## run A
Design sorting_system, start of the top module:
module sorting_system(
    input wire clk,              
    input wire rst_n,            
    input wire btn_manual_1,     
    input wire btn_manual_2,     
    input wire sensor_out,
    output wire s0, s1,
    output wire s2, s3,
    output wire led_r, led_g, led_b,
    input wire ir_sensor,        
    output wire servo_pwm_1,     
    output wire servo_pwm_2,     
    output wire led_ir_status    
);
    wire [1:0] detected_color;  
    tcs3200_core_v3 #(
        .SAMPLE_TIME(2500)
    ) color_sensor_inst (
        .clk(clk), .rst_n(rst_n),
        .sensor_out(sensor_out),
        .s0(s0), .s1(s1), .s2(s2), .s3(s3),
        .color_id(detected_color),
        .led_r(led_r), .led_g(led_g), .led_b(led_b)
    );
    reg ir_s1, ir_s2;
    wire ir_edge;
    always @(posedge clk) begin
        if (rst_n) begin
            ir_s1 <= 1'b1;
            ir_s2 <= 1'b1;
        end else begin
            ir_s1 <= ir_sensor;
            ir_s2 <= ir_s1;
        end
    end
    assign ir_edge = (ir_s2 == 1'b1 && ir_s1 == 1'b0);
    assign led_ir_status = ~ir_s2;  
    reg trig_1, trig_2;
    always @(posedge clk) begin
        if (rst_n) begin
            trig_1 <= 0;
            trig_2 <= 0;
        end else begin
            trig_1 <= 0;
            trig_2 <= 0;
            if (ir_edge) begin
                if (detected_color == 2'd1) trig_1 <= 1;
                else if (detected_color == 2'd2) trig_2 <= 1;
            end
        end
    end
    servo_core #(
        .START_DELAY(26250),
        .HOLD_TIME(30000)
    ) servo_1_inst (
        .clk(clk), .rst_n(rst_n),
        .activate(trig_1 | btn_manual_1),
        .pwm_out(servo_pwm_1)
    );
    servo_core #(
        .START_DELAY(50000),
        .HOLD_TIME(30000)
    ) servo_2_inst (
        .clk(clk), .rst_n(rst_n),
        .activate(trig_2 | btn_manual_2),
        .pwm_out(servo_pwm_2)
    );
endmodule
export LEC_CHECK = 0
export CAP_MARGIN = 15
export CELL_PAD_IN_SITES_GLOBAL_PLACEMENT = 3
export CORE_ASPECT_RATIO = 1.71
export CORE_MARGIN = 2
export CORE_UTILIZATION = 16
export CTS_CLUSTER_DIAMETER = 229
export GPL_TIMING_DRIVEN = 1
export HOLD_SLACK_MARGIN = -0.07
export MAX_ROUTING_LAYER = met5
export MIN_ROUTING_LAYER = met2
export PLACE_DENSITY_LB_ADDON = 0.12
export SLEW_MARGIN = 40
export TNS_END_PERCENT = 75
create_clock -name core_clock -period 8.0 [get_ports {clk}]
run.sh (not shown) runs the stock make flow with config.mk's settings and CLKGATE_MAP_FILE=.
Run A reached the final stage; the timing, design-rule and antenna checks on its layout passed.
### run A -> run B
Settings: GPL_ROUTABILITY_DRIVEN now 0, previously not set; TNS_END_PERCENT no longer set, was 75; MAX_ROUTING_LAYER no longer set, was met5; SETUP_SLACK_MARGIN now 2.33, previously not set; PLACE_DENSITY_LB_ADDON no longer set, was 0.12; CTS_CLUSTER_SIZE now 54, previously not set; CORE_UTILIZATION now 40, was 16; SLEW_MARGIN now 20, was 40; CORE_ASPECT_RATIO now 1.67, was 1.71; PLACE_DENSITY now 0.75, previously not set; CAP_MARGIN now 40, was 15; GPL_TIMING_DRIVEN now 0, was 1; CELL_PAD_IN_SITES_GLOBAL_PLACEMENT now 0, was 3; HOLD_SLACK_MARGIN now -0.08, was -0.07; CTS_CLUSTER_DIAMETER no longer set, was 229; ABC_AREA now 1, previously not set.
==> comparison <==
The length of routed met3 wiring in run B is 0.66 times that in run A.
Summary of the comparison: sequential share of layout area is higher in run B, relative to run A.
Run B has met3 capacity usage during global routing above what run A had.
What run B reported for number of signal-net buffers in the layout has to be multiplied by 0.36 to get the figure for run A.
In the metrics for run B and run A, the one carrying the lower largest voltage drop on the vdd net is run A.
Final-layout clock buffer total (run B / run A): 0.76
Number of filler cells placed in the layout: run B lower than run A
Modified inputs, run C compared to run B
Settings: clearing GPL_ROUTABILITY_DRIVEN, which used to be 0; swapping -0.08 for 0.1 in HOLD_SLACK_MARGIN; clearing SETUP_SLACK_MARGIN, which used to be 2.33; clearing GPL_TIMING_DRIVEN, which used to be 0; swapping 0 for 2 in CELL_PAD_IN_SITES_GLOBAL_PLACEMENT; swapping 1.67 for 1.27 in CORE_ASPECT_RATIO.
==> results <==
Combinational power ended up about 4% lower on run C than on run B. Compared with run B, in run C met2 track demand over resource in global routing fell 1.6 points; violation count after the first detailed-routing iteration saw a decrease; total wire length after detailed routing went up 0.94%; met3 layer usage reported by global route went up by 6.8 points. Run C — number of nets in the finished design 51 lower, run B as reference. For core box area, run B and run C come out practically identical. Post-synthesis share of cell area spent on and, or, nand and nor gates: run C vs run B identical. For the global-route usage, run C came in 0.68 points higher than run B did. Of run C and run B, it is run C that has the higher relative area change from synthesis to final layout. Relative to run B, run C improves minimum clock period after layout.
The inputs of run D differ from those of run C as listed below.
Settings: a deleted ABC_AREA that had been 1; an added TNS_END_PERCENT of 10; a deleted PLACE_DENSITY that had been 0.75; an added PLACE_DENSITY_LB_ADDON of 0.12; a change of CAP_MARGIN from 40 to 20; a deleted CORE_ASPECT_RATIO that had been 1.27; a deleted CELL_PAD_IN_SITES_GLOBAL_PLACEMENT that had been 2; a deleted CTS_CLUSTER_SIZE that had been 54; a deleted MIN_ROUTING_LAYER that had been met2; a deleted HOLD_SLACK_MARGIN that had been 0.1.
Findings:
Run D ends up with a worst hold slack that is 16 ps higher than in run C.
The relative area change from synthesis to final layout number comes out lower for run D vs run C.
Between run C and run D, the flow reports cell area after layout decreasing by a few percent.
Delta (run D minus run C): internal power contribution now smaller, number of distinct library cells after synthesis saw an increase, number of cells in the finished layout apart from fillers down about 12%.


## run 1
Starting RTL as in the previous note.
clock: 7.71 ns
lec_check: 0
cap_margin: 30
cell_pad_in_sites_detail_placement: 1
cell_pad_in_sites_global_placement: 0
core_margin: 2
core_utilization: 67
cts_cluster_size: 45
max_routing_layer: met5
place_density_lb_addon: 0.11
setup_slack_margin: -0.17
slew_margin: 20
tns_end_percent: 30
Run 1 did not make it past clock tree synthesis (4_1_cts), where a tool error ended it.
## Diff of input files: run 2 against run 1
# run 1
export LEC_CHECK = 0
export CAP_MARGIN = 30
export CELL_PAD_IN_SITES_DETAIL_PLACEMENT = 1
export CELL_PAD_IN_SITES_GLOBAL_PLACEMENT = 0
export CORE_MARGIN = 2
export CORE_UTILIZATION = 67
export CTS_CLUSTER_SIZE = 45
export MAX_ROUTING_LAYER = met5
export PLACE_DENSITY_LB_ADDON = 0.11
export SETUP_SLACK_MARGIN = -0.17
export SLEW_MARGIN = 20
export TNS_END_PERCENT = 30
create_clock -name core_clock -period 7.71 [get_ports {clk}]
# run 2
export LEC_CHECK = 0
export CAP_MARGIN = 20
export CORE_MARGIN = 2
export CORE_UTILIZATION = 53
export SLEW_MARGIN = 20
create_clock -name core_clock -period 4.43 [get_ports {clk}]
## What came out
Across run 1 and run 2, a clean result was obtained everywhere but in run 1. Run status, run 1: aborted in clock tree synthesis (4_1_cts), error DPL-0033. Taking run 1 as the reference, in run 2 estimated wirelength of the detail-placed design went down by 32%, area inside the core boundary went up by 26%. For proportion of register bits with asynchronous set or reset after synthesis, run 1 and run 2 come out practically identical. As far as area of the mapped netlist goes, run 2 and run 1 are indistinguishable; the numbers are identical. Going from run 1 to run 2, parity-gate share of the synthesized area counting xor and xnor cells has remained practically unchanged, vertical die dimension increased by 12% relative to the old numbers.
Inputs modified between run 2 and run 3:
# run 2
export LEC_CHECK = 0
export CAP_MARGIN = 20
export CORE_MARGIN = 2
export CORE_UTILIZATION = 53
export SLEW_MARGIN = 20
create_clock -name core_clock -period 4.43 [get_ports {clk}]
# run 3
export LEC_CHECK = 0
export CAP_MARGIN = 20
export CORE_MARGIN = 2
export CORE_UTILIZATION = 40
export SLEW_MARGIN = 20
create_clock -name core_clock -period 3.22 [get_ports {clk}]
Results
Taking run 2 as the reference point, the portion of the layout cell area used by non-clock buffers of run 3 rises by 8.0 points. In run 3 the final clock period utilization by the worst path turned out 35 points higher than in run 2. Row share of total power in combinational logic: run 3 higher / run 2 lower. Setup slack: run 3 less than run 2. Cell count along the critical path came out exactly the same in run 2 and run 3. Every stage of run 3 finished as expected; the final checks, on the other hand, flagged negative setup slack, which means the layout fails. Post-route cell area, run 3 vs run 2: up by more than 10%. In the route summary, run 3 ends up with a via count exceeding that of run 2. Run 3 reports a higher total power than run 2 does.
What run 4 does differently from run 3 at the input level:
# run 3
export LEC_CHECK = 0
export CAP_MARGIN = 20
export CORE_MARGIN = 2
export CORE_UTILIZATION = 40
export SLEW_MARGIN = 20
create_clock -name core_clock -period 3.22 [get_ports {clk}]
# run 4
export LEC_CHECK = 0
export CAP_MARGIN = 20
export CELL_PAD_IN_SITES_GLOBAL_PLACEMENT = 2
export CORE_MARGIN = 2
export CORE_UTILIZATION = 40
export CTS_CLUSTER_SIZE = 54
export SLEW_MARGIN = 20
create_clock -name core_clock -period 8.0 [get_ports {clk}]
## What came out
- Run 4: no failed stages, no open violations at the end
- Changes observed in run 4 relative to run 3: end-of-flow core utilization lower, final critical path time including I/O delays and setup higher.
- Per the comparison of run 4 with run 3, setup slack increased 4.58 ns, final wirelength increased 690 um, wire length of the first global-routing pass decreased about 0.56%.
Input changes introduced in run 5 (baseline for comparison: run 4):
# run 4
export LEC_CHECK = 0
export CAP_MARGIN = 20
export CELL_PAD_IN_SITES_GLOBAL_PLACEMENT = 2
export CORE_MARGIN = 2
export CORE_UTILIZATION = 40
export CTS_CLUSTER_SIZE = 54
export SLEW_MARGIN = 20
create_clock -name core_clock -period 8.0 [get_ports {clk}]
# run 5
export LEC_CHECK = 0
export CAP_MARGIN = 20
export CORE_MARGIN = 2
export CORE_UTILIZATION = 40
export SLEW_MARGIN = 20
create_clock -name core_clock -period 8.0 [get_ports {clk}]
Notes after the runs:
- Headroom to the max-slew limit | run 5 below run 4
- Run 4 → run 5: portion of the clock cycle consumed by the worst path in the final layout shrank by 0.89 points; post-layout minimum cycle time shrank by 0.071 ns; non-clock buffer total of the final layout grew by 1.
- Changes observed in run 5 relative to run 4: register share of the cell area saw an increase, number of global-route vias before repair comparable.
### run 5 -> run 6
# run 5
export LEC_CHECK = 0
export CAP_MARGIN = 20
export CORE_MARGIN = 2
export CORE_UTILIZATION = 40
export SLEW_MARGIN = 20
create_clock -name core_clock -period 8.0 [get_ports {clk}]
# run 6
export LEC_CHECK = 0
export CAP_MARGIN = 20
export CORE_MARGIN = 2
export CORE_UTILIZATION = 40
export SLEW_MARGIN = 20
create_clock -name core_clock -period 4.43 [get_ports {clk}]
## What came out
Run 6: full flow OK, the timing, design-rule and antenna checks passed. Looking at run 5 and run 6, the worst-skew pair later-pin latency is a wash. Run 6: setup slack at placement 3.55 ns below run 5. Synthesis-to-layout area growth: run 6 higher than run 5. Run 6 reports a higher final area than run 5 does. Between run 5 and run 6, critical path's largest stage delay increased. As of run 6, combinational group power had risen by more than half compared to run 5. Comparing run 5 against run 6, there is no change at all in flip-flop count.
Power is estimated from default activity; no workload was simulated.
